File: design/flow/constraint.sdc
create_clock -name core_clock -period 6.98 [get_ports {clk}]
set_input_delay 1.3960 -clock core_clock [delete_from_list [all_inputs] [get_ports {clk}]]
set_output_delay 1.3960 -clock core_clock [all_outputs]
set_load 0.01 [all_outputs]
File: design/flow/config.mk
export PLATFORM = sky130hd
export DESIGN_NAME = convolver
export DESIGN_NICKNAME = convolver
export VERILOG_FILES = /design/flow/design.v
export SDC_FILE = /design/flow/constraint.sdc
export NUM_CORES = 4
export LEC_CHECK = 0
export CAP_MARGIN = 20
export CORE_MARGIN = 2
export CORE_UTILIZATION = 64
export PLACE_DENSITY = 0.4
export SLEW_MARGIN = 20
File: design/flow/run.sh
#!/bin/bash
# the make line also repeats each setting of config.mk as NAME=value (left out here)
make -C /OpenROAD-flow-scripts/flow DESIGN_CONFIG=/design/flow/config.mk WORK_HOME=/design/flow/orfs CLKGATE_MAP_FILE= finish
File: design/flow/design.v
`timescale 1ns / 1ps
module mac #(
	  parameter N = 16
    )(
    input clk,rst,ce,
    input [N-1:0] a,
    input [N-1:0] b,
    input [N-1:0] c,
    output reg [N-1:0] p
    );
always@(posedge clk)
 begin
    if(rst)
    begin
        p<=0;
    end
    else if(ce)
    begin
        p <= (a*b+c);
    end
 end
endmodule
module variable_shift_reg #(parameter width = 8, parameter size = 3) (
input clk,
input ce,
input rst,
input [width-1:0] data_in,
output [width-1:0] data_out
);
reg [width-1:0] sr [size-1:0];
generate
genvar i;
for(i = 0;i < size;i = i + 1)
begin
    always@(posedge clk)
    begin
        if(rst)
        begin
            sr[i] <= 'd0;
        end
        else
        begin
            if(ce)
            begin
                if(i == 'd0)
                begin
                    sr[i] <= data_in;
                end
                else
                begin
                    sr[i] <= sr[i-1];
                end
            end
        end
    end
end
endgenerate
assign data_out = sr[size-1];
endmodule
module convolver #(
parameter n = 9'h010,
parameter k = 9'h003,
parameter s = 1,
parameter N = 16
)(
input clk,
input ce,
input global_rst,
input [N-1:0] activation,
input [(k*k)*16-1:0] weight1,
output[N-1:0] conv_op,
output valid_conv,
output end_conv
);
reg [31:0] count,count2,count3,row_count;
reg en1,en2,en3;
wire [15:0] tmp [k*k+1:0];
wire [15:0] weight [0:k*k-1];
generate
	genvar l;
	for(l=0;l<k*k;l=l+1)
	begin
      assign weight [l][N-1:0] = weight1[N*l +: N];
	end
endgenerate
assign tmp[0] = 32'h0000000;
generate
genvar i;
  for(i = 0;i<k*k;i=i+1)
  begin: MAC
    if((i+1)%k ==0)
    begin
      if(i==k*k-1)
      begin
      mac #(.N(N)) mac(
        .clk(clk),
        .ce(ce),
        .rst(global_rst),
        .a(activation),
        .b(weight[i]),
        .c(tmp[i]),
        .p(conv_op)
        );
      end
      else
      begin
      wire [N-1:0] tmp2;
      mac #(.N(N)) mac(
        .clk(clk),
        .ce(ce),
        .rst(global_rst),
        .a(activation),
        .b(weight[i]),
        .c(tmp[i]),
        .p(tmp2)
        );
      variable_shift_reg #(.width(N),.size(n-k)) SR (
          .clk(clk),
          .ce(ce),
          .rst(global_rst),
          .data_in(tmp2),
          .data_out(tmp[i+1])
          );
      end
    end
    else
    begin
   mac #(.N(N)) mac2(
      .clk(clk),
      .ce(ce),
      .rst(global_rst),
      .a(activation),
      .b(weight[i]),
      .c(tmp[i]),
      .p(tmp[i+1])
      );
    end
  end
endgenerate
always@(posedge clk)
begin
  if(global_rst)
  begin
    count <=0;
    count2<=0;
    count3<=0;
    row_count <= 0;
    en1<=0;
    en2<=1;
    en3<=0;
  end
  else if(ce)
  begin
    if(count == (k-1)*n+k-1)
    begin
      en1 <= 1'b1;
      count <= count+1'b1;
    end
    else
    begin
      count<= count+1'b1;
    end
  if(en1 && en2)
  begin
    if(count2 == n-k)
    begin
      count2 <= 0;
      en2 <= 0 ;
      row_count <= row_count + 1'b1;
    end
    else
    begin
      count2 <= count2 + 1'b1;
    end
  end
  if(~en2)
  begin
  if(count3 == k-2)
  begin
    count3<=0;
    en2 <= 1'b1;
  end
  else
    count3 <= count3 + 1'b1;
  end
  if((((count2 + 1) % s == 0) && (row_count % s == 0))||(count3 == k-2)&&(row_count % s == 0)||(count == (k-1)*n+k-1))
  begin
    en3 <= 1;
  end
  else
    en3 <= 0;
  end
end
	assign end_conv = (count>= n*n+2) ? 1'b1 : 1'b0;
	assign valid_conv = (en1&&en2&&en3);
endmodule
==> notes.md, run 1 <==
run results: Vias/cell 5.217, CP peak stage delay 0.62 ns, Seq share, synth 20.88%, CTS resizes 0, Hold Crit Class register to register, Clock Skew 0.03005 ns, PwrDens 409.1 nW/um2, core area 98,130 um2, Die W 318.2 um, Fin. Hold Viols 0, Post-synth EDFFs 0, post-synth net total 8,563, R2R Path End MAC[4].genblk1.mac2.p[12], Crit. End Element register, CTS tree done, drc violations 0, library cells used by synthesis 59, Biggest consumer combinational logic, Peak VDD IR 0.0008089 V, Crit-path slowest cell clkdlybuf4s50_1, Setup CP Type input pin to register, Pleak 0.03460 uW, Final Max Slew Viols 0, Startpoint Class input pin, ys async rst share 0%, Ports 181, final core utilization 71.50%, Reg clk slew, reported paths 0.06 ns, Tmin final 6.648 ns, Net count, final 8,749, crit path from weight1[50], Setup crit end MAC[3].genblk1.mac2.p[14], Min-Delay Path Depth 2, Max-cap violations 0, Initial DRC Count 2,870, Netlist Area Pre-Place 63,190 um2, post-route setup TNS 0 ns, via count 45,020, Placed Cells 8,495, Sw Share 43.94%, Worst Hold End en3, Top logic family adder cells, NetSw 12,610 uW, top_reg_cell synth dfxtp_1, CP bufs+invs 5, sequential group share of total power 14.8%, register-to-register path setup slack 2.54 ns, Placement Rows 115, total track usage 29.60%, GRT overflow 0, Top delay family on crit path adder cells, Final period util 95.25%, outcome timing/DRC/antenna clean, Yosys Chip Area 63,190 um2, CP Data Required Time 7.47 ns, Layout area overhead 11.04%, Setup Buffers After CTS 0, first-pass GRT wire length 241,400 um, antenna violations before repair 12, HPWL after DPL 114,500 um, final worst setup slack 0.3318 ns, number of port buffers 180, fin cells 8,629, Yosys reg bits 659, Max FO, Critical Path 7, Synth Warn # 4, unrepaired setup endpoints after global routing no, Synth top area share 26.36%, clock power share 13.7%, Clock group 3940 uW, drt first pass iters 5, Levels on crit path 21, Adder Area Share 35.69%, Rel. slew slack 29.19%, area fraction in mux cells 8.428%, largest net degree at the start of global routing 242, XOR/XNOR Area Share 6.168%, Num Clock Sinks 659, final setup fails 0, Mean Syn Cell Area 8.903 um2, CTS Buf Count 73, reg-to-reg startpoint MAC[3].genblk1.mac2.p[4], H-tree level count 3, Cell Chain, Critical Path clkdlybuf4s50_1 > and2_1 > fa_1 > inv_1 > fa_1 > fa_1 > fa_1 > inv_1 > fa_1 > inv_1 > fa_1 > inv_1 > ha_1 > and2_1 > or2_1 > a21oi_1 > nor2b_1 > a311oi_1 > xnor2_1 > mux2i_1 > nor2_1, ys cells 7,097, simple share 15.83%, Syn Inst Count 7,097, Pint 16,090 uW, Root Buffer clkbuf_16, routability-driven placement congestion ratio 0.8971, vias in the first global route 45,910, fp_density 64.39%, post-DR wirelength/cell 16.96 um, Worst EP arrival 7.14 ns, Reg2Reg Depth 18, Top cell by count, worst path fa_1, worst skew pair latency 0.64 ns, Design Area, Final 70,160 um2, pre-CTS setup slack -0.2840 ns, P_seq 4240 uW, Comb. pwr 20,500 uW, post-synth top area cell fa_1, Worst Max-Slew Pin Slew 1.062 ns, Synth top cell by count inv_1, die height 318.2 um, HP Start en3, combinational share of power 71.5%, Max Root-Sink Buffers 3, FMAX 150.4 MHz, count of tool warnings 52, top cells, area fa_1, dfxtp_1, ha_1, Synth top cells by count inv_1, fa_1, nand2_1, area fraction in compound gates 2.669%, Final ANT Viol Nets 0, hold buffers post-CTS 0, Post-DP Area 67,650 um2, chip area 101,300 um2, Routed WL 146,300 um
[area by class of cell]
| class | instances | area [um2] |
|---|---|---|
| antenna | 2 | 5.005 |
| clock buffer | 100 | 2088 |
| clock inverter | 32 | 412.9 |
| fill | 7947 | 27970 |
| inverter | 1370 | 5142 |
| multi-input combinational | 4718 | 43460 |
| sequential | 659 | 13190 |
| tap | 1287 | 1610 |
| timing repair buffer | 461 | 4244 |
[layer usage]
layer | GRT usage, % | vias up | share of wire (%)
met5 | 0 | - | 0.074
met4 | 7.362 | 16 | 2.3
met3 | 5.698 | 210 | 6.4
met2 | 47.31 | 1028 | 46
met1 | 41.57 | 22010 | 45
li1 | - | 21750 | -
[through the flow]
stage	hold WS [ns]	power, uW
2_1_floorplan	0.4266	19520
3_3_place_gp	0.4398	24350
3_5_place_dp	0.4501	24720
4_1_cts	0.4645	28940
5_1_grt	0.4941	31760
6_report	0.4606	28700
==> run 2, diff against run 1 <==
- CORE_MARGIN: 2 -> 8
- CORE_UTILIZATION: 64 -> 32
- GPL_TIMING_DRIVEN: unset -> 0
- PLACE_DENSITY: 0.4 -> unset
- PLACE_DENSITY_LB_ADDON: unset -> 0.25
- SETUP_SLACK_MARGIN: unset -> 2.68
- SLEW_MARGIN: 20 -> 30
- clock period: 6.98 -> 9.38 ns (I/O delays scaled with it)
==> run 2 against run 1 <==
  * Worst setup slack better by 2.2 ns
  * Sequential cell count is the same
  * Still clean
  * Die size increased by 110%
  * Sequential share of layout area is 1.1 points lower
  * Largest power group unchanged
  * First-iteration DRC count is 42% higher
  * Hold slack better by 0.021 ns
==> notes.md, run 2 <==
run results: outcome timing/DRC/antenna clean, Mean Syn Cell Area 8.903 um2 (unchanged), post-DR wirelength/cell 22.34 um (+32%), reg-to-reg startpoint MAC[1].genblk1.mac2.p[11], NetSw 11,260 uW (-11%), clock power share 12.8% (-0.9 points), Synth Warn # 4 (unchanged), Seq share, synth 20.88% (unchanged), H-tree level count 3 (unchanged), R2R Path End MAC[2].genblk1.genblk1.mac.p[14], Worst EP arrival 7.34 ns (+0.20 ns), crit path from activation[2], Placed Cells 9,902 (+17%), Synth top area share 26.36% (unchanged), post-route setup TNS 0 ns (unchanged), core area 196,800 um2 (+100%), Rel. slew slack 27.25% (-1.9 points), simple share 15.83% (unchanged), Yosys Chip Area 63,190 um2 (unchanged), ys async rst share 0% (unchanged), post-synth net total 8,563 (unchanged), comb. cell area 44,270 um2 (+1.9%), count of tool warnings 33 (-37%), total track usage 21.00% (-8.6 points), Final Max Slew Viols 0 (unchanged), Netlist Area Pre-Place 63,190 um2 (unchanged), Biggest consumer combinational logic, Min-Delay Path Depth 2 (unchanged), via count 48,540 (+7.8%), CP bufs+invs 8 (+3), Pleak 0.03570 uW (+3.2%), fp_density 32.11% (-32 points), ys cells 7,097 (unchanged), CTS tree done, Hold Crit Class register to register, Initial DRC Count 4,087 (+42%), HPWL after DPL 175,500 um (+53%), Top delay family on crit path adder cells, antenna violations before repair 63 (+51), CP peak stage delay 0.54 ns (-0.08 ns), Yosys reg bits 659 (unchanged), CTS Buf Count 77 (+5.5%), drt first pass iters 6 (+1), PwrDens 323.7 nW/um2 (-21%), Startpoint Class input pin, post-synth top area cell fa_1, Clock Skew 0.05964 ns (+0.02959 ns), largest net degree at the start of global routing 14 (-94%), Tmin final 6.801 ns, Final ANT Viol Nets 0 (unchanged), GRT overflow 0 (unchanged), Net count, final 8,913 (+1.9%), die height 460.4 um (+45%), number of port buffers 148 (-18%), worst skew pair latency 0.71 ns (+0.07 ns), register-to-register path setup slack 5.06 ns (+2.52 ns), Fin. Hold Viols 0 (unchanged), library cells used by synthesis 59 (unchanged), Crit. End Element register, area fraction in mux cells 8.428% (unchanged), Top logic family adder cells, Levels on crit path 24 (+14%), Final period util 72.51% (-23 points), Clock group 3080 uW (-22%), top_reg_cell synth dfxtp_1, Max-cap violations 0 (unchanged), first-pass GRT wire length 329,300 um (+36%), Reg clk slew, reported paths 0.06 ns (about the same), Synth top cell by count inv_1, Reg2Reg Depth 17 (-1), Top cell by count, worst path fa_1, Post-synth EDFFs 0 (unchanged), drc violations 0 (unchanged), Cell Chain, Critical Path buf_6 > buf_6 > buf_2 > buf_16 > and2_1 > fa_1 > ha_1 > inv_1 > fa_1 > fa_1 > inv_2 > fa_1 > inv_1 > fa_1 > inv_2 > ha_4 > and2_4 > or2_1 > a21oi_2 > nand2_1 > o31ai_4 > xnor2_2 > mux2i_1 > nor2_1, XOR/XNOR Area Share 6.168% (unchanged), area fraction in compound gates 2.669% (unchanged), Pint 12,890 uW (-20%), Setup CP Type input pin to register, Crit-path slowest cell fa_1, CP Data Required Time 9.92 ns (+2.45 ns), Layout area overhead 18.06%, FMAX 147.0 MHz, Routed WL 227,500 um (+55%), Synth top cells by count inv_1, fa_1, nand2_1, Ports 181 (unchanged), Max FO, Critical Path 15 (+8), fillers 19,910 (+150%), fin cells 10,180 (+18%), sequential group share of total power 13.1% (-1.7 points), vias in the first global route 49,450 (+7.7%), chip area 211,900 um2 (+110%), worst hold slack 0.4817 ns (+0.02111 ns), Placement Rows 163 (+42%), P_seq 3160 uW (-25%), combinational share of power 74.2% (+2.7 points), Reg area 13,190 um2 (unchanged), final setup fails 0 (unchanged), Worst Max-Slew Pin Slew 1.091 ns (+0.02921 ns), HP Start en3, Sw Share 46.64% (+2.7 points), Adder Area Share 35.69% (unchanged), Num Clock Sinks 659 (unchanged), top cells, area fa_1, dfxtp_1, ha_1, Peak VDD IR 0.0003597 V (-56%), hold buffers post-CTS 0 (unchanged), Die W 460.4 um (+45%), Comb. pwr 17,900 uW (-13%), Vias/cell 4.768 (-8.6%), Max Root-Sink Buffers 3 (unchanged), Worst Hold End en3, Syn Inst Count 7,097 (unchanged), routability-driven placement congestion ratio 0.9445 (+5.3%), unrepaired setup endpoints after global routing yes, Root Buffer clkbuf_16, Setup crit end MAC[3].genblk1.mac2.p[15]
## run 2: metrics by stage
step,setup slack [ns],instance area [um2],power [uW],utilization (%)
2_1_floorplan,2.296,63760,15140,-
3_3_place_gp,0.08951,68540,19180,34.83
3_5_place_dp,0.5810,69060,19300,35.09
4_1_cts,2.541,73510,22970,37.35
5_1_grt,2.457,74550,26240,37.88
6_report,2.579,74600,24150,37.90
## run 2: metal layers
metal  share of wire, %  vias to the layer above  GRT usage, %
li1                   -                    22150             -
met1                 41                    23980         26.73
met2                 45                     1894         33.86
met3                8.0                      507         3.929
met4                5.9                       10         11.13
met5              0.027                        -             0
## run 2: layout make-up
class / count / share of cell area [%]
Timing Repair Buffer: 271 / 3.831
Clock inverter: 32 / 0.6239
Antenna cell: 34 / 0.1141
Clock buffer: 106 / 2.863
Sequential cell: 659 / 17.68
Inverter: 1370 / 6.893
Tap cell: 2640 / 4.428
Multi-Input combinational cell: 4718 / 59.35
Buffer: 350 / 4.213
## run 2: repair_timing
action / in CTS / in global routing
pin swaps: 45 / 89
gates cloned: 0 / 3
setup endpoints to repair: 87 / 44
buffers inserted: 58 / 45
gates resized: 398 / 250
==> run 3, diff against run 2 <==
- CORE_MARGIN: 8 -> 2
- CORE_UTILIZATION: 32 -> 61
- GPL_TIMING_DRIVEN: 0 -> unset
- MAX_ROUTING_LAYER: unset -> met4
- PLACE_DENSITY_LB_ADDON: 0.25 -> unset
- SETUP_SLACK_MARGIN: 2.68 -> unset
- SLEW_MARGIN: 30 -> 20
- clock period: 9.38 -> 5.31 ns (I/O delays scaled with it)
==> run 3 against run 2 <==
  * The layout now fails its checks (setup timing)
  * Clock power increased by 73%
  * Non-clock buffer count is 324 higher
  * Clock skew fell by 0.0059 ns
  * Core utilization is 37 points higher
  * Combinational power up 100%
  * Sequential share of layout area fell by 0.55 points
  * Critical path depth up 1
  * Die size shrank 50%
  * Count of clock-buffer cells in the layout decreased by 6
  * Routed wire length decreased by 28%
  * Highest routed layer is now met4
==> notes.md, run 3 <==
run results: Comb. pwr 36,500 uW (+100%), final core utilization 74.59% (+37 points), post-synth top area cell fa_1, antenna violations before repair 9 (-86%), Max FO, Critical Path 5 (-10), clock power share 11.3% (-1.5 points), Final ANT Viol Nets 0 (unchanged), Hold Crit Class register to register, Max Root-Sink Buffers 3 (unchanged), hold buffers post-CTS 0 (unchanged), top cells, area fa_1, dfxtp_1, ha_1, Synth top cell by count inv_1, CTS Buf Count 72 (-6.5%), HPWL after DPL 123,600 um (-30%), CP Data Required Time 5.82 ns (-4.10 ns), Mean Syn Cell Area 8.903 um2 (unchanged), Net count, final 9,232 (+3.6%), Num Clock Sinks 659 (unchanged), P_seq 5570 uW (+76%), Top logic family adder cells, ys cells 7,097 (unchanged), Reg2Reg Depth 18 (+1), Root Buffer clkbuf_16, Top delay family on crit path adder cells, XOR/XNOR Area Share 6.168% (unchanged), pre-CTS setup slack -1.339 ns (-1.920 ns), PwrDens 616.2 nW/um2 (+90%), FMAX 175.1 MHz, Worst Max-Slew Pin Slew 1.068 ns (-0.02308 ns), area fraction in mux cells 8.428% (unchanged), reg-to-reg startpoint MAC[3].genblk1.mac2.p[4], Netlist Area Pre-Place 63,190 um2 (unchanged), Worst EP arrival 6.22 ns (-1.12 ns), Yosys Chip Area 63,190 um2 (unchanged), Pint 27,340 uW (+110%), drc violations 0 (unchanged), Synth Warn # 4 (unchanged), Pleak 0.03779 uW (+5.9%), Rel. slew slack 28.78% (+1.5 points), R2R Path End MAC[4].genblk1.mac2.p[14], fillers 7,779 (-61%), routability-driven placement congestion ratio 0.9347 (-1.0%), Die W 325.8 um (-29%), post-synth net total 8,563 (unchanged), area fraction in compound gates 2.669% (unchanged), Fin. Hold Viols 0 (unchanged), sequential group share of total power 11.7% (-1.4 points), simple share 15.83% (unchanged), Post-synth EDFFs 0 (unchanged), chip area 106,200 um2 (-50%), Crit-path slowest cell fa_1, number of port buffers 180 (+22%), via count 47,730 (-1.7%), Levels on crit path 25 (+4.2%), Worst Hold End MAC[2].genblk1.genblk1.SR.sr[11][15], Design Area, Final 76,970 um2 (+3.2%), Layout area overhead 21.82%, HP Start MAC[2].genblk1.genblk1.SR.sr[10][15], crit path from activation[10], GRT overflow 0 (unchanged), Clock group 5340 uW (+73%), Setup crit end MAC[6].genblk1.mac2.p[15], drt first pass iters 7 (+1), Vias/cell 5.180 (+8.6%), Yosys reg bits 659 (unchanged), Adder Area Share 35.69% (unchanged), Seq share, synth 20.88% (unchanged), ys async rst share 0% (unchanged), vias in the first global route 49,370 (-0.16%), final worst setup slack -0.4009 ns (-2.980 ns), Reg clk slew, reported paths 0.06 ns (about the same), outcome complete, but fails checks, count of tool warnings 46 (+39%), Tmin final 5.711 ns, CP bufs+invs 10 (+2), Crit. End Element register, Clock Skew 0.05374 ns (-0.005905 ns), Synth top area share 26.36% (unchanged), Min-Delay Path Depth 2 (unchanged), Max-cap violations 0 (unchanged), fp_density 61.23% (+29 points), unrepaired setup endpoints after global routing yes, core area 103,200 um2 (-48%), worst hold slack 0.4521 ns (-0.02962 ns), Initial DRC Count 2,935 (-28%), worst skew pair latency 0.65 ns (-0.06 ns), Top cell by count, worst path fa_1, die height 325.8 um (-29%), Final Max Slew Viols 0 (unchanged), H-tree level count 3 (unchanged), top_reg_cell synth dfxtp_1, total track usage 31.48% (+10 points), Final period util 107.6% (+35 points), largest net degree at the start of global routing 161 (+147), combinational share of power 77.0% (+2.8 points), Post-DP Area 71,730 um2 (+3.9%), final setup fails 32 (+32), Ports 181 (unchanged), Peak VDD IR 0.0009190 V (+160%), Startpoint Class input pin, library cells used by synthesis 59 (unchanged), Biggest consumer combinational logic, Blocking Checks setup timing, CP peak stage delay 0.52 ns (-0.02 ns), Syn Inst Count 7,097 (unchanged), CTS tree done, Setup CP Type input pin to register, register-to-register path setup slack 0.99 ns (-4.07 ns), Sw Share 42.37% (-4.3 points), NetSw 20,100 uW (+78%), Routed WL 163,300 um (-28%), first-pass GRT wire length 259,800 um (-21%), Placement Rows 118 (-28%), Synth top cells by count inv_1, fa_1, nand2_1, post-DR wirelength/cell 17.72 um (-21%)
## run 3: final cells by class
cell class / instances / area, um2 / area share (%)
well taps: 1380 / 1727 / 2.243
inverters: 1370 / 5142 / 6.681
multi-input cells: 4718 / 45300 / 58.85
clock inverters: 32 / 495.5 / 0.6437
clock buffers: 100 / 2087 / 2.711
repair buffers: 945 / 9005 / 11.70
diodes: 10 / 25.02 / 0.03251
flip-flops and latches: 659 / 13190 / 17.14
## run 3: through the flow
step / cells / setup TNS, ns / power, uW
global route: 9209 / -14.01 / 51760
global placement: 8969 / -67.95 / 37710
floorplan: 7097 / -22.08 / 27940
detailed placement: 8969 / -72.49 / 38340
finish: 9214 / -7.982 / 47430
CTS: 9149 / -7.936 / 45560
## run 3: metal layers
metal	up-vias	share of wire [%]	GRT usage [%]
li1	22770	-	-
met3	286	6.0	4.202
met2	1244	47	50.95
met5	-	0	-
met1	23430	44	41.74
met4	0	3.1	8.555
## run 3: what timing repair did
action,4_1_cts,5_1_grt
gates resized,301,319
setup endpoints to repair,62,63
pin swaps,168,245
setup buffers,49,57
gates cloned,4,9
==> run 4, diff against run 3 <==
- CAP_MARGIN: 20 -> 15
- CORE_UTILIZATION: 61 -> 72
- CTS_CLUSTER_DIAMETER: unset -> 28
- CTS_CLUSTER_SIZE: unset -> 37
- MAX_ROUTING_LAYER: met4 -> unset
- PLACE_DENSITY: unset -> 0.66
- SETUP_SLACK_MARGIN: unset -> 1.34
- clock period: 5.31 -> 5.37 ns (I/O delays scaled with it)
==> run 4 against run 3 <==
  * Still fails the layout checks on setup timing
  * Non-clock buffer count is 56 lower
  * Via count is 7.8% higher
  * Cell area is 1.3% higher
  * Count of clock-buffer cells in the layout is 38 higher
  * First-iteration DRC count is 48% higher
  * Die size is 15% lower
  * Largest cell class unchanged
==> notes.md, run 4 <==
run results: Post-DP Area 71,240 um2 (-0.68%), Pleak 0.03823 uW (+1.2%), FMAX 168.2 MHz, via count 51,440 (+7.8%), drc violations 0 (unchanged), largest net degree at the start of global routing 161 (unchanged), antenna violations before repair 13 (+4), CP bufs+invs 8 (-2), R2R Path End MAC[4].genblk1.mac2.p[12], Final ANT Viol Nets 0 (unchanged), Layout area overhead 23.43%, Die W 300.2 um (-7.9%), GRT overflow 0 (unchanged), library cells used by synthesis 59 (unchanged), clock power share 15.1% (+3.8 points), first-pass GRT wire length 280,900 um (+8.1%), Startpoint Class input pin, Mean Syn Cell Area 8.903 um2 (unchanged), Post-synth EDFFs 0 (unchanged), Clock group 7870 uW (+47%), Top logic family adder cells, Comb. pwr 38,800 uW (+6.3%), Synth Warn # 4 (unchanged), Max-cap violations 0 (unchanged), Root Buffer clkbuf_16, Crit. End Element register, Clock Skew 0.1256 ns (+0.07187 ns), Seq share, synth 20.88% (unchanged), HP Start MAC[5].genblk1.genblk1.SR.sr[10][2], final worst setup slack -0.5757 ns (-0.1747 ns), Synth top cell by count inv_1, core area 86,890 um2 (-16%), Net count, final 9,220 (-0.13%), drt first pass iters 8 (+1), CTS Buf Count 116 (+61%), final setup fails 42 (+31%), area fraction in compound gates 2.669% (unchanged), XOR/XNOR Area Share 6.168% (unchanged), number of port buffers 180 (unchanged), Placement Rows 108 (-8.5%), Sw Share 43.51% (+1.1 points), chip area 90,140 um2 (-15%), Hold Crit Class register to register, H-tree level count 3 (unchanged), Initial DRC Count 4,350 (+48%), register-to-register path setup slack 0.95 ns (-0.04 ns), Num Clock Sinks 659 (unchanged), Reg clk slew, reported paths 0.06 ns (about the same), Worst Max-Slew Pin Slew 1.063 ns (-0.005610 ns), Pint 29,510 uW (+7.9%), die height 300.2 um (-7.9%), Netlist Area Pre-Place 63,190 um2 (unchanged), worst skew pair latency 0.75 ns (+0.10 ns), count of tool warnings 52 (+13%), outcome complete, but fails checks, crit path from activation[7], CP peak stage delay 0.55 ns (+0.03 ns), post-route setup TNS -11.56 ns (-3.574 ns), Crit-path slowest cell fa_1, Setup crit end MAC[8].genblk1.genblk1.mac.p[15], P_seq 5560 uW (about the same), Final Max Slew Viols 0 (unchanged), unrepaired setup endpoints after global routing yes, ys cells 7,097 (unchanged), Worst Hold End MAC[5].genblk1.genblk1.SR.sr[11][2], total track usage 39.54% (+8.1 points), simple share 15.83% (unchanged), Top cell by count, worst path fa_1, Setup CP Type input pin to register, Synth top cells by count inv_1, fa_1, nand2_1, Design Area, Final 77,990 um2 (+1.3%), ys async rst share 0% (unchanged), top cells, area fa_1, dfxtp_1, ha_1, post-DR wirelength/cell 21.20 um (+20%), Syn Inst Count 7,097 (unchanged), combinational share of power 74.3% (-2.7 points), sequential group share of total power 10.6% (-1.1 points), Rel. slew slack 29.16% (+0.37 points), Final Power 52,240 uW (+10%), Reg2Reg Depth 18 (unchanged), fp_density 72.72% (+11 points), CTS tree done, Min-Delay Path Depth 2 (unchanged), Yosys Chip Area 63,190 um2 (unchanged), Yosys reg bits 659 (unchanged), PwrDens 669.8 nW/um2 (+8.7%), NetSw 22,730 uW (+13%), top_reg_cell synth dfxtp_1, CP Data Required Time 5.96 ns (+0.14 ns), Top delay family on crit path adder cells, Placed Cells 8,693 (-3.1%), Tmin final 5.946 ns, Adder Area Share 35.69% (unchanged), Worst EP arrival 6.54 ns (+0.32 ns), routability-driven placement congestion ratio 0.9480 (+1.4%), worst hold slack 0.4356 ns (-0.01647 ns), post-synth top area cell fa_1, area fraction in mux cells 8.428% (unchanged), Cell Chain, Critical Path buf_12 > buf_12 > buf_8 > buf_6 > and2_4 > fa_1 > inv_2 > fa_1 > fa_1 > fa_1 > inv_1 > fa_1 > inv_1 > fa_1 > inv_2 > ha_4 > and2_4 > or2_1 > a21oi_2 > nand2_1 > o31ai_2 > xnor2_1 > mux2i_1 > nor2_1, Synth top area share 26.36% (unchanged), post-synth net total 8,563 (unchanged), reg-to-reg startpoint MAC[3].genblk1.mac2.p[4], Fin. Hold Viols 0 (unchanged), Final period util 110.7% (+3.2 points), Biggest consumer combinational logic, Vias/cell 5.705 (+10%), Peak VDD IR 0.001855 V (+100%), Blocking Checks setup timing, Max Root-Sink Buffers 3 (unchanged), Ports 181 (unchanged), fin cells 9,017 (-2.1%), vias in the first global route 53,460 (+8.3%), Routed WL 191,100 um (+17%), hold buffers post-CTS 0 (unchanged), Max FO, Critical Path 4 (-1), Levels on crit path 24 (-4.0%), HPWL after DPL 123,300 um (-0.26%)
[run 4: cell type report]
type	instances	area (um2)
inverter	1370	5142
clock buffer	138	3105
clock inverter	81	1109
multi-input combinational	4718	45630
antenna	7	17.52
fill	3875	8899
timing repair buffer	889	8347
tap	1155	1445
sequential	659	13190
[run 4: per-layer routing]
metal | part of all wire, % | vias to the layer above | track usage (%)
li1 | - | 22740 | -
met3 | 8.4 | 863 | 8.332
met5 | 0.035 | - | 0
met2 | 48 | 2555 | 66.71
met1 | 37 | 25280 | 48.21
met4 | 6.8 | 10 | 19.54
[run 4: per-stage QoR]
stage / setup WS, ns / util [%]
2_1_floorplan: -0.9118 / -
3_3_place_gp: -1.233 / 81.99
3_5_place_dp: -1.290 / 81.99
4_1_cts: -0.4499 / 88.11
5_1_grt: -0.6859 / 89.74
6_report: -0.5757 / 89.76
[run 4: what timing repair did]
item,4_1_cts,5_1_grt
setup buffers,43,47
cloned,2,6
setup endpoints to repair,109,107
pin swaps,173,182
gates resized,266,275
==> run 5, diff against run 4 <==
- CAP_MARGIN: 15 -> 20
- CTS_CLUSTER_DIAMETER: 28 -> 29
- HOLD_SLACK_MARGIN: unset -> 0.27
- PLACE_DENSITY: 0.66 -> unset
- PLACE_DENSITY_LB_ADDON: unset -> 0.0
- SETUP_SLACK_MARGIN: 1.34 -> 1.61
- clock period: 5.37 -> 5.45 ns (I/O delays scaled with it)
==> run 5 against run 4 <==
  * Still fails the layout checks on setup timing
  * Sequential share of layout area down 0.37 points
  * Via count up 9.2%
  * Synthesized cell count unchanged
  * Count of clock-buffer cells in the layout up 19
  * Cell area up 2.2%
  * First-iteration DRC count up 44%
  * Power up 8.0%
  * Register-to-register slack worse by 0.39 ns
  * Worst setup slack worse by 0.17 ns
  * Combinational power up 11%
  * Critical path depth down 1
  * Critical path type unchanged
  * Critical endpoint is now MAC[5].genblk1.genblk1.mac.p[14]
==> notes.md, run 5 <==
run results: Final period util 113.8% (+3.0 points), XOR/XNOR Area Share 6.168% (unchanged), core area 86,890 um2 (unchanged), Worst EP arrival 6.88 ns (+0.34 ns), Seq share, synth 20.88% (unchanged), library cells used by synthesis 59 (unchanged), die height 300.2 um (unchanged), sequential group share of total power 9.8% (-0.8 points), Reg2Reg Depth 17 (-1), Routed WL 229,400 um (+20%), drc violations 0 (unchanged), Tmin final 6.200 ns, Reg clk slew, reported paths 0.06 ns (about the same), simple share 15.83% (unchanged), PwrDens 708.0 nW/um2 (+5.7%), final worst setup slack -0.7504 ns (-0.1747 ns), Cell Chain, Critical Path buf_12 > buf_12 > buf_4 > and2_1 > fa_1 > inv_1 > fa_2 > fa_1 > fa_1 > inv_2 > fa_1 > inv_2 > fa_1 > inv_2 > ha_4 > and2_4 > or2_4 > a21oi_4 > nor2b_1 > a311oi_2 > xnor2_1 > mux2i_1 > nor2_1, vias in the first global route 57,880 (+8.3%), Reg area 13,190 um2 (unchanged), chip area 90,140 um2 (unchanged), Worst Max-Slew Pin Slew 1.082 ns (+0.01968 ns), fillers 3,279 (-15%), Max-cap violations 0 (unchanged), crit path from activation[7], Yosys reg bits 659 (unchanged), count of tool warnings 47 (-9.6%), Sw Share 45.94% (+2.4 points), pre-CTS setup slack -1.263 ns (+0.02722 ns), CP bufs+invs 7 (-1), register-to-register path setup slack 0.56 ns (-0.39 ns), Synth Warn # 4 (unchanged), top cells, area fa_1, dfxtp_1, ha_1, GRT overflow 0 (unchanged), Final ANT Viol Nets 0 (unchanged), R2R Path End MAC[5].genblk1.genblk1.mac.p[14], clock power share 14.1% (-1.0 points), Top delay family on crit path adder cells, CTS tree done, Layout area overhead 26.17%, NetSw 25,930 uW (+14%), ys async rst share 0% (unchanged), Ports 181 (unchanged), Post-synth EDFFs 0 (unchanged), area fraction in compound gates 2.669% (unchanged), Netlist Area Pre-Place 63,190 um2 (unchanged), Vias/cell 6.165 (+8.1%), worst skew pair latency 0.78 ns (+0.03 ns), Top cell by count, worst path fa_1, post-synth top area cell fa_1, Peak VDD IR 0.001180 V (-36%), unrepaired setup endpoints after global routing yes, Levels on crit path 23 (-4.2%), top_reg_cell synth dfxtp_1, Placement Rows 108 (unchanged), Syn Inst Count 7,097 (unchanged), Final Max Slew Viols 0 (unchanged), ys cells 7,097 (unchanged), comb. cell area 46,310 um2 (+1.5%), fp_density 72.72% (unchanged), Synth top cells by count inv_1, fa_1, nand2_1, Rel. slew slack 27.85% (-1.3 points), Pint 30,520 uW (+3.4%), first-pass GRT wire length 312,300 um (+11%), Mean Syn Cell Area 8.903 um2 (unchanged), Adder Area Share 35.69% (unchanged), antenna violations before repair 22 (+9), post-DR wirelength/cell 25.16 um (+19%), largest net degree at the start of global routing 186 (+16%), outcome complete, but fails checks, area fraction in mux cells 8.428% (unchanged), hold buffers post-CTS 0 (unchanged), via count 56,200 (+9.2%), final setup fails 43 (+2.4%), P_seq 5520 uW (-0.7%), routability-driven placement congestion ratio 0.9477 (about the same), H-tree level count 3 (unchanged), CP peak stage delay 0.60 ns (+0.05 ns), Yosys Chip Area 63,190 um2 (unchanged), Clock Skew 0.05345 ns (-0.07216 ns), Startpoint Class input pin, Root Buffer clkbuf_16, Pleak 0.03886 uW (+1.6%), Blocking Checks setup timing, total track usage 44.60% (+5.1 points), Comb. pwr 43,000 uW (+11%), FMAX 161.3 MHz, Clock group 7970 uW (+1%), Synth top area share 26.36% (unchanged), Max FO, Critical Path 9 (+5), Num Clock Sinks 659 (unchanged), Hold Crit Class register to register, drt first pass iters 9 (+1), HP Start MAC[5].genblk1.genblk1.SR.sr[9][8], HPWL after DPL 125,000 um (+1.4%), Min-Delay Path Depth 2 (unchanged), CTS Buf Count 121 (+4.3%), Initial DRC Count 6,273 (+44%), Max Root-Sink Buffers 3 (unchanged), Net count, final 9,311 (+0.99%), Biggest consumer combinational logic, combinational share of power 76.1% (+1.8 points), Synth top cell by count inv_1, number of port buffers 180 (unchanged), Top logic family adder cells, Die W 300.2 um (unchanged), Crit. End Element register, Fin. Hold Viols 0 (unchanged), reg-to-reg startpoint MAC[4].genblk1.mac2.p[10], Setup CP Type input pin to register, post-synth net total 8,563 (unchanged), Crit-path slowest cell fa_1, Setup crit end MAC[5].genblk1.genblk1.mac.p[14], Worst Hold End MAC[5].genblk1.genblk1.SR.sr[10][8], CP Data Required Time 6.13 ns (+0.17 ns), Final Power 56,440 uW (+8.0%)
-- run 5: timing repair --
action,4_1_cts,5_1_grt
buffers inserted,110,48
gates cloned,6,0
pin swaps,244,200
resized,530,264
hold endpoints to repair,0,0
setup endpoints to repair,112,110
-- run 5: stage by stage --
stage | setup TNS (ns) | std cells | util (%) | cell area (um2) | hold WS, ns
CTS | -3.748 | 9047 | 89.98 | 78190 | 0.4428
detailed placement | -57.98 | 8713 | 82.28 | 71490 | 0.4504
global placement | -52.30 | 8713 | 82.28 | 71490 | 0.4377
finish | -10.87 | 9116 | 91.75 | 79720 | 0.4654
floorplan | -17.41 | 7097 | - | 65140 | 0.4266
global route | -13.89 | 9099 | 91.71 | 79680 | 0.4910
-- run 5: layout make-up --
class | count | area share, %
diodes | 21 | 0.06592
clock buffers | 157 | 4.220
clock inverters | 61 | 1.003
inverters | 1370 | 6.450
multi-input cells | 4718 | 58.09
flip-flops and latches | 659 | 16.55
well taps | 1155 | 1.813
repair buffers | 975 | 11.81
-- run 5: routing by layer --
metal,vias to the layer above,global-route usage [%],part of all wire (%)
met5,-,0,0.043
met4,14,31.68,10
met3,1899,11.23,12
met2,4397,73.74,45
met1,26960,50.56,32
li1,22930,-,-
==> run 6, diff against run 5 <==
- CORE_UTILIZATION: 72 -> 40
- CTS_CLUSTER_DIAMETER: 29 -> unset
- CTS_CLUSTER_SIZE: 37 -> unset
- HOLD_SLACK_MARGIN: 0.27 -> unset
- PLACE_DENSITY_LB_ADDON: 0.0 -> unset
- SETUP_SLACK_MARGIN: 1.61 -> unset
- clock period: 5.45 -> 8.0 ns (I/O delays scaled with it)
==> run 6 against run 5 <==
  * Hold slack worse by 0.0092 ns
  * Sequential share of layout area up 2.3 points
  * Count of clock-buffer cells in the layout decreased by 45
  * Critical endpoint is now MAC[2].genblk1.genblk1.mac.p[14]
  * Cell count up 1.8%
  * Highest routed layer unchanged
  * The run now finishes clean
==> notes.md, run 6 <==
run results: outcome timing/DRC/antenna clean, Crit-path slowest cell clkdlybuf4s50_1, H-tree level count 3 (unchanged), Startpoint Class input pin, area fraction in mux cells 8.428% (unchanged), worst skew pair latency 0.67 ns (-0.11 ns), Syn Inst Count 7,097 (unchanged), Final Max Slew Viols 0 (unchanged), Min-Delay Path Depth 2 (unchanged), NetSw 10,920 uW (-58%), Pleak 0.03397 uW (-13%), post-synth top area cell fa_1, Final period util 88.36% (-25 points), first-pass GRT wire length 250,100 um (-20%), Crit. End Element register, post-DR wirelength/cell 16.53 um (-34%), crit path from weight1[33], number of port buffers 180 (unchanged), chip area 161,200 um2 (+79%), Reg clk slew, reported paths 0.06 ns (about the same), GRT overflow 0 (unchanged), Setup Buffers After CTS 0 (-100%), unrepaired setup endpoints after global routing no, Synth top cell by count inv_1, Yosys Chip Area 63,190 um2 (unchanged), final worst setup slack 0.9314 ns (+1.682 ns), Biggest consumer combinational logic, Adder Area Share 35.69% (unchanged), HPWL after DPL 118,400 um (-5.3%), worst hold slack 0.4562 ns (-0.009186 ns), Seq share, synth 20.88% (unchanged), register-to-register path setup slack 3.43 ns (+2.87 ns), Net count, final 8,616 (-7.5%), CP bufs+invs 5 (-2), post-synth net total 8,563 (unchanged), Root Buffer clkbuf_16, Worst EP arrival 7.63 ns (+0.75 ns), top cells, area fa_1, dfxtp_1, ha_1, hold buffers post-CTS 0 (unchanged), Synth top cells by count inv_1, fa_1, nand2_1, CTS tree done, library cells used by synthesis 59 (unchanged), Mean Syn Cell Area 8.903 um2 (unchanged), Final ANT Viol Nets 0 (unchanged), Synth top area share 26.36% (unchanged), post-route setup TNS 0 ns (+10.87 ns), drc violations 0 (unchanged), Netlist Area Pre-Place 63,190 um2 (unchanged), XOR/XNOR Area Share 6.168% (unchanged), Setup crit end MAC[2].genblk1.genblk1.mac.p[14], vias in the first global route 46,260 (-20%), Hold Crit Class register to register, Post-synth EDFFs 0 (unchanged), Reg area 13,190 um2 (unchanged), HP Start en3, Final Power 24,600 uW (-56%), Peak VDD IR 0.0003990 V (-66%), Levels on crit path 21 (-8.7%), Max-cap violations 0 (unchanged), reg-to-reg startpoint MAC[1].genblk1.mac2.p[11], Worst Max-Slew Pin Slew 0.9772 ns (-0.1051 ns), final setup fails 0 (-100%), Num Clock Sinks 659 (unchanged), Top delay family on crit path adder cells, largest net degree at the start of global routing 179 (-3.8%), Routed WL 153,400 um (-33%), Initial DRC Count 2,439 (-61%), Layout area overhead 11.03%, Vias/cell 4.788 (-22%), Fin. Hold Viols 0 (unchanged), Clock group 3700 uW (-54%), CTS resizes 0 (-100%), routability-driven placement congestion ratio 0.8917 (-5.9%), Sw Share 44.40% (-1.5 points), fillers 15,160 (+360%), PwrDens 350.6 nW/um2 (-50%), comb. cell area 43,460 um2 (-6.2%), R2R Path End MAC[2].genblk1.genblk1.mac.p[14], Rel. slew slack 34.85% (+7.0 points), Synth Warn # 4 (unchanged), Yosys reg bits 659 (unchanged), ys cells 7,097 (unchanged), simple share 15.83% (unchanged), Setup CP Type input pin to register, Comb. pwr 17,200 uW (-60%), fp_density 40.36% (-32 points), Reg2Reg Depth 17 (unchanged), Die W 401.4 um (+34%), antenna violations before repair 22 (unchanged), FMAX 141.5 MHz, Placement Rows 145 (+34%), ys async rst share 0% (unchanged), Ports 181 (unchanged), count of tool warnings 45 (-4.3%), area fraction in compound gates 2.669% (unchanged), top_reg_cell synth dfxtp_1, Worst Hold End en3, Pint 13,680 uW (-55%), combinational share of power 70.0% (-6.1 points), CP Data Required Time 8.56 ns (+2.43 ns), core area 156,600 um2 (+80%), via count 44,420 (-21%), drt first pass iters 6 (-3), Top cell by count, worst path fa_1, CTS Buf Count 78 (-36%), Cell Chain, Critical Path clkdlybuf4s50_1 > and2_1 > fa_1 > inv_1 > fa_1 > fa_1 > fa_1 > inv_1 > fa_1 > inv_1 > fa_1 > inv_1 > ha_1 > and2_1 > or2_1 > a21oi_1 > nor2b_1 > a311oi_1 > xnor2_1 > mux2i_1 > nor2_1, Tmin final 7.069 ns, CP peak stage delay 0.62 ns (+0.02 ns), pre-CTS setup slack 0.2870 ns (+1.550 ns), P_seq 3680 uW (-33%), total track usage 19.28% (-25 points), Top logic family adder cells, sequential group share of total power 15.0% (+5.2 points), Max FO, Critical Path 8 (-1), Max Root-Sink Buffers 3 (unchanged), Clock Skew 0.04670 ns (-0.006746 ns), die height 401.4 um (+34%), clock power share 15.0% (+0.9 points)
run 6: area by class of cell:
class,instances,share of cell area [%]
inverters,1370,7.330
diodes,9,0.03210
flip-flops and latches,659,18.80
clock inverters,30,0.6278
clock buffers,112,3.264
well taps,2058,3.670
multi-input cells,4718,61.95
repair buffers,323,4.323
run 6: stage by stage:
stage | cell area, um2 | std cells | util [%]
2_1_floorplan | 63190 | 7097 | -
3_3_place_gp | 67400 | 9128 | 43.05
3_5_place_dp | 67400 | 9128 | 43.05
4_1_cts | 70130 | 9270 | 44.79
5_1_grt | 70140 | 9274 | 44.80
6_report | 70160 | 9279 | 44.81
run 6: routing by layer:
layer	vias to the layer above	part of all wire, %	global-route usage, %
met3	237	6.4	3.692
met2	961	46	31.47
met1	21710	45	26.03
met4	22	2.3	5.237
met5	-	0.085	0
li1	21490	-	-
==> run 7, diff against run 6 <==
- ABC_AREA: unset -> 1
- CAP_MARGIN: 20 -> 5
- CORE_UTILIZATION: 40 -> 72
- CTS_CLUSTER_SIZE: unset -> 32
- PLACE_DENSITY_LB_ADDON: unset -> 0.2
- SETUP_SLACK_MARGIN: unset -> 0.67
- clock period: 8.0 -> 3.64 ns (I/O delays scaled with it)
==> run 7 against run 6 <==
  * The flow now stops in global routing
  * Synthesized area grew 6.0%
  * Die size shrank 41%
  * Synthesized cell count grew 31%
==> notes.md, run 7 <==
run metrics: XOR/XNOR Area Share 2.890% (-3.3 points), Ports 181 (unchanged), Synth top area share 24.87% (-1.5 points), Num Clock Sinks 659 (unchanged), Mean Syn Cell Area 7.190 um2 (-19%), Synth top cell by count inv_1, Netlist Area Pre-Place 66,980 um2 (+6.0%), HPWL after DPL 145,800 um (+23%), Yosys Chip Area 66,980 um2 (+6.0%), post-synth top area cell fa_1, die height 309 um (-23%), Max Root-Sink Buffers 3 (unchanged), total track usage 84.83%, ys cells 9,315 (+31%), Die W 309 um (-23%), core area 91,940 um2 (-41%), outcome did not finish, number of port buffers 180 (unchanged), hold buffers post-CTS 0 (unchanged), Yosys reg bits 659 (unchanged), library cells used by synthesis 53 (-10%), top cells, area fa_1, dfxtp_1, inv_1, top_reg_cell synth dfxtp_1, Synth top cells by count inv_1, nand2_1, nor2_1, Synth Warn # 4 (unchanged), simple share 21.21% (+5.4 points), Syn Inst Count 9,315 (+31%), routability-driven placement congestion ratio 0.9701 (+8.8%), chip area 95,480 um2 (-41%), H-tree level count 3 (unchanged), Placed Cells 11,010 (+21%), GRT overflow 447, last stage reached global routing, Seq share, synth 19.70% (-1.2 points), Placement Rows 111 (-23%), Top logic family adder cells, area fraction in mux cells 0% (-8.4 points), area fraction in compound gates 7.338% (+4.7 points), Post-synth EDFFs 0 (unchanged), post-synth net total 10,780 (+26%), Adder Area Share 33.67% (-2.0 points), Root Buffer clkbuf_16, ys async rst share 0% (unchanged), fp_density 72.85% (+32 points), Err [ERROR GRT-0232] Routing congestion too high. Check the congestion heatmap in the GUI., CTS Buf Count 73 (-6.4%)
-- run 7: timing repair --
| item | in CTS |
|---|---|
| endpoints found under the setup margin | 117 |
| gates cloned | 21 |
| pin swaps | 408 |
| resized | 793 |
| buffers inserted | 134 |
-- run 7: stage by stage --
step / setup TNS, ns / power [uW] / hold slack, ns / setup WS [ns] / cell area (um2)
after global placement: -194.11 / 63320 / 0.4457 / -2.340 / 76290
after CTS: -96.06 / 82150 / 0.4390 / -1.499 / 82600
after floorplan: -123.40 / 46280 / 0.4362 / -1.875 / 69580
after detailed placement: -203.81 / 66030 / 0.4536 / -2.452 / 76290
-- run 7: metal layers --
metal	track usage, %	overflow
met1	83.95	38
met2	95.51	199
met3	77.64	59
met4	80.00	139
met5	66.03	12
==> run 8, diff against run 7 <==
- ABC_AREA: 1 -> unset
- CAP_MARGIN: 5 -> 20
- CORE_UTILIZATION: 72 -> 61
- CTS_CLUSTER_SIZE: 32 -> unset
- PLACE_DENSITY_LB_ADDON: 0.2 -> unset
- SETUP_SLACK_MARGIN: 0.67 -> 1.39
- clock period: 3.64 -> 5.45 ns (I/O delays scaled with it)
==> run 8 against run 7 <==
  * The layout now fails its checks (setup timing)
  * Die size up 11%
  * Synthesized area decreased by 5.7%
  * Synthesized cell count decreased by 24%
==> notes.md, run 8 <==
run results: outcome complete, but fails checks, Blocking Checks setup timing, Top cell by count, worst path fa_1, ys cells 7,097 (-24%), CTS tree done, Max Root-Sink Buffers 3 (unchanged), library cells used by synthesis 59 (+11%), Tmin final 5.803 ns, Max FO, Critical Path 4, core area 103,200 um2 (+12%), number of port buffers 180 (unchanged), CP peak stage delay 0.55 ns, Clock group 5310 uW, XOR/XNOR Area Share 6.168% (+3.3 points), Net count, final 9,260, worst hold slack 0.4591 ns, simple share 15.83% (-5.4 points), Ports 181 (unchanged), sequential group share of total power 11.1%, area fraction in mux cells 8.428% (+8.4 points), Synth top cells by count inv_1, fa_1, nand2_1, fp_density 61.23% (-12 points), CP bufs+invs 9, Design Area, Final 78,360 um2, Reg2Reg Depth 19, Worst Hold End en3, P_seq 5420 uW, chip area 106,200 um2 (+11%), via count 47,880, CP Data Required Time 6.00 ns, Vias/cell 5.180, Max-cap violations 0, count of tool warnings 54, vias in the first global route 49,200, CTS Buf Count 72 (-1.4%), Yosys reg bits 659 (unchanged), first-pass GRT wire length 258,900 um, post-DR wirelength/cell 17.49 um, Top delay family on crit path adder cells, register-to-register path setup slack 1.05 ns, Mean Syn Cell Area 8.903 um2 (+24%), combinational share of power 78.0%, Worst EP arrival 6.36 ns, Post-synth EDFFs 0 (unchanged), unrepaired setup endpoints after global routing yes, worst skew pair latency 0.65 ns, routability-driven placement congestion ratio 0.9035 (-6.9%), antenna violations before repair 15, crit path from activation[10], fillers 7,501, ys async rst share 0% (unchanged), Syn Inst Count 7,097 (-24%), Yosys Chip Area 63,190 um2 (-5.7%), FMAX 172.3 MHz, Setup crit end MAC[7].genblk1.mac2.p[15], Placement Rows 118 (+6.3%), clock power share 10.9%, Layout area overhead 24.02%, Synth top cell by count inv_1, PwrDens 623.0 nW/um2, Fin. Hold Viols 0, final setup fails 30, Initial DRC Count 2,963, top_reg_cell synth dfxtp_1, R2R Path End MAC[4].genblk1.mac2.p[12], reg-to-reg startpoint MAC[3].genblk1.mac2.p[3], Min-Delay Path Depth 2, Synth top area share 26.36% (+1.5 points), Die W 325.8 um (+5.5%), Netlist Area Pre-Place 63,190 um2 (-5.7%), Routed WL 161,600 um, Peak VDD IR 0.001071 V, Num Clock Sinks 659 (unchanged), Seq share, synth 20.88% (+1.2 points), Startpoint Class input pin, top cells, area fa_1, dfxtp_1, ha_1, Pleak 0.03816 uW, NetSw 20,700 uW, Root Buffer clkbuf_16, Setup CP Type input pin to register, Adder Area Share 35.69% (+2.0 points), area fraction in compound gates 2.669% (-4.7 points), Reg clk slew, reported paths 0.06 ns, Top logic family adder cells, HP Start en3, Levels on crit path 25, Synth Warn # 4 (unchanged), Post-DP Area 71,850 um2 (-5.8%), Comb. pwr 38,100 uW, Final Power 48,820 uW, largest net degree at the start of global routing 147, Pint 28,120 uW, Worst Max-Slew Pin Slew 1.089 ns, post-synth top area cell fa_1, drt first pass iters 6, Crit. End Element register, H-tree level count 3 (unchanged), Final Max Slew Viols 0, post-synth net total 8,563 (-21%), Biggest consumer combinational logic, Rel. slew slack 27.38%, total track usage 30.58%, HPWL after DPL 121,600 um (-17%), die height 325.8 um (+5.5%), Sw Share 42.40%, drc violations 0, Hold Crit Class register to register, Final period util 106.5%, Final ANT Viol Nets 0, Crit-path slowest cell fa_1, Clock Skew 0.03145 ns, GRT overflow 0, final worst setup slack -0.3533 ns
==> run 8: repair_timing <==
item / in CTS / in global routing
setup buffers: 85 / 57
gates resized: 459 / 319
pin swaps: 291 / 273
endpoints found under the setup margin: 107 / 105
hold buffers: 0 / 0
gates cloned: 8 / 1
==> run 8: routing by layer <==
metal | up-vias | wire length (um) | GRT usage [%]
li1 | 22810 | - | -
met1 | 23590 | 69450 | 41.37
met2 | 1220 | 76010 | 49.57
met3 | 244 | 11330 | 6.345
met4 | 8 | 4787 | 9.267
met5 | - | 53 | 0
==> run 8: layout make-up <==
| cell class | count | area, um2 | share of cell area, % |
|---|---|---|---|
| clock inverter | 39 | 603.1 | 0.7696 |
| sequential | 659 | 13190 | 16.84 |
| multi-input combinational | 4718 | 46130 | 58.87 |
| timing repair buffer | 973 | 9510 | 12.14 |
| tap | 1380 | 1727 | 2.203 |
| antenna | 9 | 22.52 | 0.02874 |
| clock buffer | 94 | 2034 | 2.596 |
| inverter | 1370 | 5142 | 6.563 |
==> run 8: per-stage QoR <==
step | TNS, ns | utilization [%] | setup slack (ns) | std cells
finish | -6.591 | 75.93 | -0.3533 | 9242
global route | -11.50 | 75.91 | -0.5295 | 9235
CTS | -5.361 | 74.30 | -0.3260 | 9175
detailed placement | -59.53 | 69.62 | -1.226 | 8949
global placement | -56.38 | 69.62 | -1.163 | 8949
floorplan | -17.41 | - | -0.8478 | 7097
==> run 9, diff against run 8 <==
- CORE_UTILIZATION: 61 -> 72
- CTS_CLUSTER_DIAMETER: unset -> 391
- PLACE_DENSITY: unset -> 0.4
- SETUP_SLACK_MARGIN: 1.39 -> unset
- clock period: 5.45 -> 5.14 ns (I/O delays scaled with it)
==> run 9 against run 8 <==
  * Still fails the layout checks on setup timing
  * Synthesized cell count unchanged
  * Critical path depth decreased by 1
  * Sequential share of layout area increased by 0.40 points
  * Sequential cell count unchanged
  * First-iteration DRC count increased by 32%
  * Die size decreased by 15%
  * Global-route usage increased by 7.6 points
  * Synthesized area unchanged
  * Combinational power increased by 7.1%
  * Sequential power increased by 6.5%
  * Register-to-register slack got worse by 0.23 ns
  * Routed wire length increased by 9.2%
  * Critical endpoint is now MAC[6].genblk1.mac2.p[14]
  * Largest cell class unchanged
==> notes.md, run 9 <==
run results: combinational share of power 78.7% (+0.7 points), ys async rst share 0% (unchanged), outcome complete, but fails checks, clock power share 10.2% (-0.7 points), Levels on crit path 24 (-4.0%), routability-driven placement congestion ratio 0.9489 (+5.0%), Netlist Area Pre-Place 63,190 um2 (unchanged), Worst EP arrival 6.34 ns (-0.02 ns), Pint 28,750 uW (+2.2%), Num Clock Sinks 659 (unchanged), Startpoint Class input pin, Top delay family on crit path adder cells, vias in the first global route 52,390 (+6.5%), chip area 90,140 um2 (-15%), Synth top area share 26.36% (unchanged), simple share 15.83% (unchanged), Sw Share 44.52% (+2.1 points), Ports 181 (unchanged), final setup fails 58 (+93%), P_seq 5770 uW (+6.5%), FMAX 170.0 MHz, fp_density 72.72% (+11 points), Min-Delay Path Depth 2 (unchanged), Setup crit end MAC[6].genblk1.mac2.p[14], CTS Buf Count 68 (-5.6%), drt first pass iters 8 (+2), Final period util 114.4% (+7.9 points), library cells used by synthesis 59 (unchanged), comb. cell area 45,710 um2 (-0.91%), final worst setup slack -0.7415 ns (-0.3882 ns), final core utilization 88.09% (+12 points), post-route setup TNS -21.15 ns (-14.56 ns), R2R Path End MAC[6].genblk1.mac2.p[14], Peak VDD IR 0.001479 V (+38%), Pleak 0.03751 uW (-1.7%), Design Area, Final 76,540 um2 (-2.3%), top_reg_cell synth dfxtp_1, Comb. pwr 40,800 uW (+7.1%), Max-cap violations 0 (unchanged), die height 300.2 um (-7.9%), Top logic family adder cells, Yosys Chip Area 63,190 um2 (unchanged), Final Max Slew Viols 0 (unchanged), top cells, area fa_1, dfxtp_1, ha_1, Placed Cells 8,699 (-2.8%), sequential group share of total power 11.1% (about the same), Net count, final 9,190 (-0.76%), HPWL after DPL 122,600 um (+0.81%), Fin. Hold Viols 0 (unchanged), Seq share, synth 20.88% (unchanged), Worst Max-Slew Pin Slew 1.003 ns (-0.08663 ns), Top cell by count, worst path fa_1, Syn Inst Count 7,097 (unchanged), Max Root-Sink Buffers 3 (unchanged), Clock group 5290 uW (about the same), Synth top cells by count inv_1, fa_1, nand2_1, PwrDens 677.0 nW/um2 (+8.7%), Root Buffer clkbuf_16, first-pass GRT wire length 271,900 um (+5.0%), post-DR wirelength/cell 19.74 um (+13%), Crit-path slowest cell fa_1, area fraction in mux cells 8.428% (unchanged), drc violations 0 (unchanged), via count 49,910 (+4.2%), register-to-register path setup slack 0.82 ns (-0.23 ns), NetSw 23,070 uW (+11%), Worst Hold End en3, largest net degree at the start of global routing 216 (+47%), post-synth net total 8,563 (unchanged), Initial DRC Count 3,924 (+32%), area fraction in compound gates 2.669% (unchanged), CTS tree done, worst skew pair latency 0.63 ns (-0.02 ns), Routed WL 176,400 um (+9.2%), Reg clk slew, reported paths 0.06 ns (about the same), Synth Warn # 4 (unchanged), number of port buffers 180 (unchanged), fillers 4,260 (-43%), Clock Skew 0.02784 ns (-0.003607 ns), Mean Syn Cell Area 8.903 um2 (unchanged), HP Start en3, total track usage 38.20% (+7.6 points), Reg2Reg Depth 17 (-2), reg-to-reg startpoint MAC[5].genblk1.genblk1.SR.sr[12][11], Crit. End Element register, ys cells 7,097 (unchanged), CP Data Required Time 5.60 ns (-0.40 ns), Die W 300.2 um (-7.9%), Cell Chain, Critical Path buf_8 > buf_12 > and2_4 > fa_1 > inv_2 > fa_1 > inv_1 > fa_1 > inv_1 > fa_1 > inv_2 > fa_1 > inv_2 > fa_1 > inv_2 > ha_4 > and2_4 > or2_4 > a21oi_4 > nor2b_2 > a311oi_2 > xnor2_1 > mux2i_1 > nor2_1, antenna violations before repair 11 (-4), Hold Crit Class register to register, Blocking Checks setup timing, GRT overflow 0 (unchanged), Final ANT Viol Nets 0 (unchanged), Synth top cell by count inv_1, Max FO, Critical Path 8 (+4), CP bufs+invs 8 (-1), XOR/XNOR Area Share 6.168% (unchanged), H-tree level count 3 (unchanged), Reg area 13,190 um2 (unchanged), Placement Rows 108 (-8.5%), crit path from activation[10], post-synth top area cell fa_1, fin cells 8,938 (-3.3%), Vias/cell 5.584 (+7.8%), CP peak stage delay 0.55 ns (about the same), core area 86,890 um2 (-16%), Adder Area Share 35.69% (unchanged), unrepaired setup endpoints after global routing yes, Layout area overhead 21.13%, Tmin final 5.881 ns, Post-DP Area 71,170 um2 (-0.95%), Setup CP Type input pin to register, count of tool warnings 52 (-3.7%), Yosys reg bits 659 (unchanged), Biggest consumer combinational logic, Final Power 51,820 uW (+6.1%), Rel. slew slack 33.15% (+5.8 points), Post-synth EDFFs 0 (unchanged)
[run 9: area by class of cell]
class,instances,area share [%]
Clock inverter,39,0.7406
Multi-Input combinational cell,4718,59.72
Sequential cell,659,17.24
Inverter,1370,6.719
Clock buffer,83,2.388
Timing Repair Buffer,907,11.28
Antenna cell,7,0.02289
Tap cell,1155,1.888
[run 9: metal layers]
metal	global-route usage [%]	wire [um]	vias to the layer above
li1	-	-	22660
met1	48.61	66840	24410
met2	63.39	83550	2188
met3	7.587	15670	643
met4	16.96	10360	4
met5	0	23	-
[run 9: what timing repair did]
action	CTS	global route
resized	395	239
pin swaps	234	203
gates cloned	12	0
setup buffers	88	44
hold buffers	0	0
endpoints found under the setup margin	70	67
[run 9: stage by stage]
step	hold slack, ns	setup WS [ns]
4_1_cts	0.4661	-0.5752
5_1_grt	0.4961	-0.8528
3_5_place_dp	0.4505	-1.487
3_3_place_gp	0.4394	-1.396
6_report	0.4633	-0.7415
2_1_floorplan	0.4266	-1.096
==> run 10, diff against run 9 <==
- ABC_AREA: unset -> 1
- CORE_UTILIZATION: 72 -> 66
- CTS_CLUSTER_DIAMETER: 391 -> unset
- PLACE_DENSITY: 0.4 -> unset
- clock period: 5.14 -> 3.64 ns (I/O delays scaled with it)
==> run 10 against run 9 <==
  * Still fails the layout checks on setup timing
  * Sequential share of layout area fell by 1.8 points
  * Via count rose by 29%
  * Non-clock buffer count rose by 236
  * Clock skew rose by 0.0017 ns
  * Sequential power rose by 47%
  * Register-to-register slack got worse by 1.4 ns
  * Cell count rose by 29%
  * Synthesized area rose by 6.0%
  * Critical endpoint is now MAC[7].genblk1.mac2.p[15]
==> notes.md, run 10 <==
run results: outcome complete, but fails checks, Blocking Checks setup timing, chip area 104,000 um2 (+15%), Rel. slew slack 34.25% (+1.1 points), Final ANT Viol Nets 0 (unchanged), reg-to-reg startpoint MAC[3].genblk1.mac2.p[8], Die W 322.6 um (+7.4%), via count 64,430 (+29%), Placement Rows 116 (+7.4%), Synth top cells by count inv_1, nand2_1, nor2_1, Top delay family on crit path adder cells, Levels on crit path 27 (+13%), Seq share, synth 19.70% (-1.2 points), first-pass GRT wire length 323,000 um (+19%), area fraction in compound gates 7.338% (+4.7 points), Synth Warn # 4 (unchanged), Worst EP arrival 5.89 ns (-0.45 ns), final setup fails 105 (+81%), core area 100,300 um2 (+15%), Top logic family adder cells, area fraction in mux cells 0% (-8.4 points), CP bufs+invs 12 (+4), top_reg_cell synth dfxtp_1, Worst Hold End en3, Crit-path slowest cell fa_2, drc violations 0 (unchanged), Setup crit end MAC[7].genblk1.mac2.p[15], Net count, final 11,550 (+26%), Initial DRC Count 6,182 (+58%), total track usage 39.27% (+1.1 points), Placed Cells 11,130 (+28%), largest net degree at the start of global routing 217 (+0.46%), CP peak stage delay 0.56 ns (about the same), Hold Crit Class register to register, Clock Skew 0.02951 ns (+0.001674 ns), H-tree level count 3 (unchanged), Fin. Hold Viols 0 (unchanged), ys async rst share 0% (unchanged), Netlist Area Pre-Place 66,980 um2 (+6.0%), Final Power 91,390 uW (+76%), R2R Path End MAC[4].genblk1.mac2.p[13], Vias/cell 5.602 (+0.33%), Mean Syn Cell Area 7.190 um2 (-19%), Startpoint Class input pin, Clock group 7270 uW (+37%), fin cells 11,500 (+29%), count of tool warnings 56 (+7.7%), worst skew pair latency 0.65 ns (+0.02 ns), FMAX 186.9 MHz, combinational share of power 82.7% (+4.0 points), Biggest consumer combinational logic, number of port buffers 180 (unchanged), antenna violations before repair 21 (+10), Crit. End Element register, Reg clk slew, reported paths 0.07 ns (about the same), fp_density 66.78% (-5.9 points), top cells, area fa_1, dfxtp_1, inv_1, library cells used by synthesis 53 (-10%), Yosys Chip Area 66,980 um2 (+6.0%), Max FO, Critical Path 5 (-3), Max Root-Sink Buffers 3 (unchanged), XOR/XNOR Area Share 2.890% (-3.3 points), Pint 46,870 uW (+63%), post-synth net total 10,780 (+26%), Final Max Slew Viols 0 (unchanged), Ports 181 (unchanged), Post-DP Area 76,610 um2 (+7.6%), Peak VDD IR 0.001255 V (-15%), Yosys reg bits 659 (unchanged), PwrDens 1069 nW/um2 (+58%), Num Clock Sinks 659 (unchanged), Sw Share 48.71% (+4.2 points), Min-Delay Path Depth 2 (unchanged), Root Buffer clkbuf_16, vias in the first global route 62,940 (+20%), hold buffers post-CTS 0 (unchanged), GRT overflow 0 (unchanged), post-DR wirelength/cell 19.57 um (-0.87%), register-to-register path setup slack -0.61 ns (-1.43 ns), Synth top area share 24.87% (-1.5 points), Layout area overhead 27.68%, Syn Inst Count 9,315 (+31%), final core utilization 85.27% (-2.8 points), NetSw 44,510 uW (+93%), HPWL after DPL 141,900 um (+16%), Pleak 0.04506 uW (+20%), Tmin final 5.350 ns, Reg2Reg Depth 19 (+2), routability-driven placement congestion ratio 0.9187 (-3.2%), simple share 21.21% (+5.4 points), Setup CP Type input pin to register, Final period util 147.0% (+33 points), Adder Area Share 33.67% (-2.0 points), P_seq 8510 uW (+47%), Design Area, Final 85,520 um2 (+12%), CP Data Required Time 4.18 ns (-1.42 ns), CTS Buf Count 70 (+2.9%), CTS tree done, drt first pass iters 7 (-1), clock power share 8.0% (-2.2 points), Post-synth EDFFs 0 (unchanged), Routed WL 225,100 um (+28%), ys cells 9,315 (+31%), unrepaired setup endpoints after global routing yes, pre-CTS setup slack -2.496 ns (-1.009 ns), die height 322.6 um (+7.4%), Max-cap violations 0 (unchanged), final worst setup slack -1.710 ns (-0.9685 ns), Synth top cell by count inv_1, crit path from activation[9], Worst Max-Slew Pin Slew 0.9863 ns (-0.01639 ns), HP Start en3, post-synth top area cell fa_1, Comb. pwr 75,600 uW (+85%), sequential group share of total power 9.3% (-1.8 points)
==> run 10: through the flow <==
| stage | hold slack (ns) | TNS, ns |
|---|---|---|
| 4_1_cts | 0.4375 | -94.69 |
| 2_1_floorplan | 0.4362 | -123.16 |
| 5_1_grt | 0.4651 | -123.44 |
| 3_5_place_dp | 0.4573 | -202.36 |
| 3_3_place_gp | 0.4468 | -195.35 |
| 6_report | 0.4602 | -112.82 |
==> run 10: what timing repair did <==
item	in CTS	in global routing
pin swaps	298	418
gates resized	664	658
setup endpoints to repair	108	108
cloned	23	11
buffers inserted	106	119
==> run 10: layout make-up <==
class	count	area, um2
fillers	5710	14770
well taps	1357	1698
clock inverters	23	296.5
diodes	15	37.54
clock buffers	98	2009
flip-flops and latches	659	13190
inverters	2248	8477
repair buffers	1143	11810
multi-input cells	5958	48000
==> run 10: per-layer routing <==
metal / track usage, % / wire length, um / vias up
li1: - / - / 29070
met2: 63.17 / 101800 / 3581
met4: 22.00 / 18490 / 20
met1: 49.04 / 80070 / 30470
met5: 0 / 135 / -
met3: 8.771 / 24580 / 1287
Power and IR drop assume default switching activity.
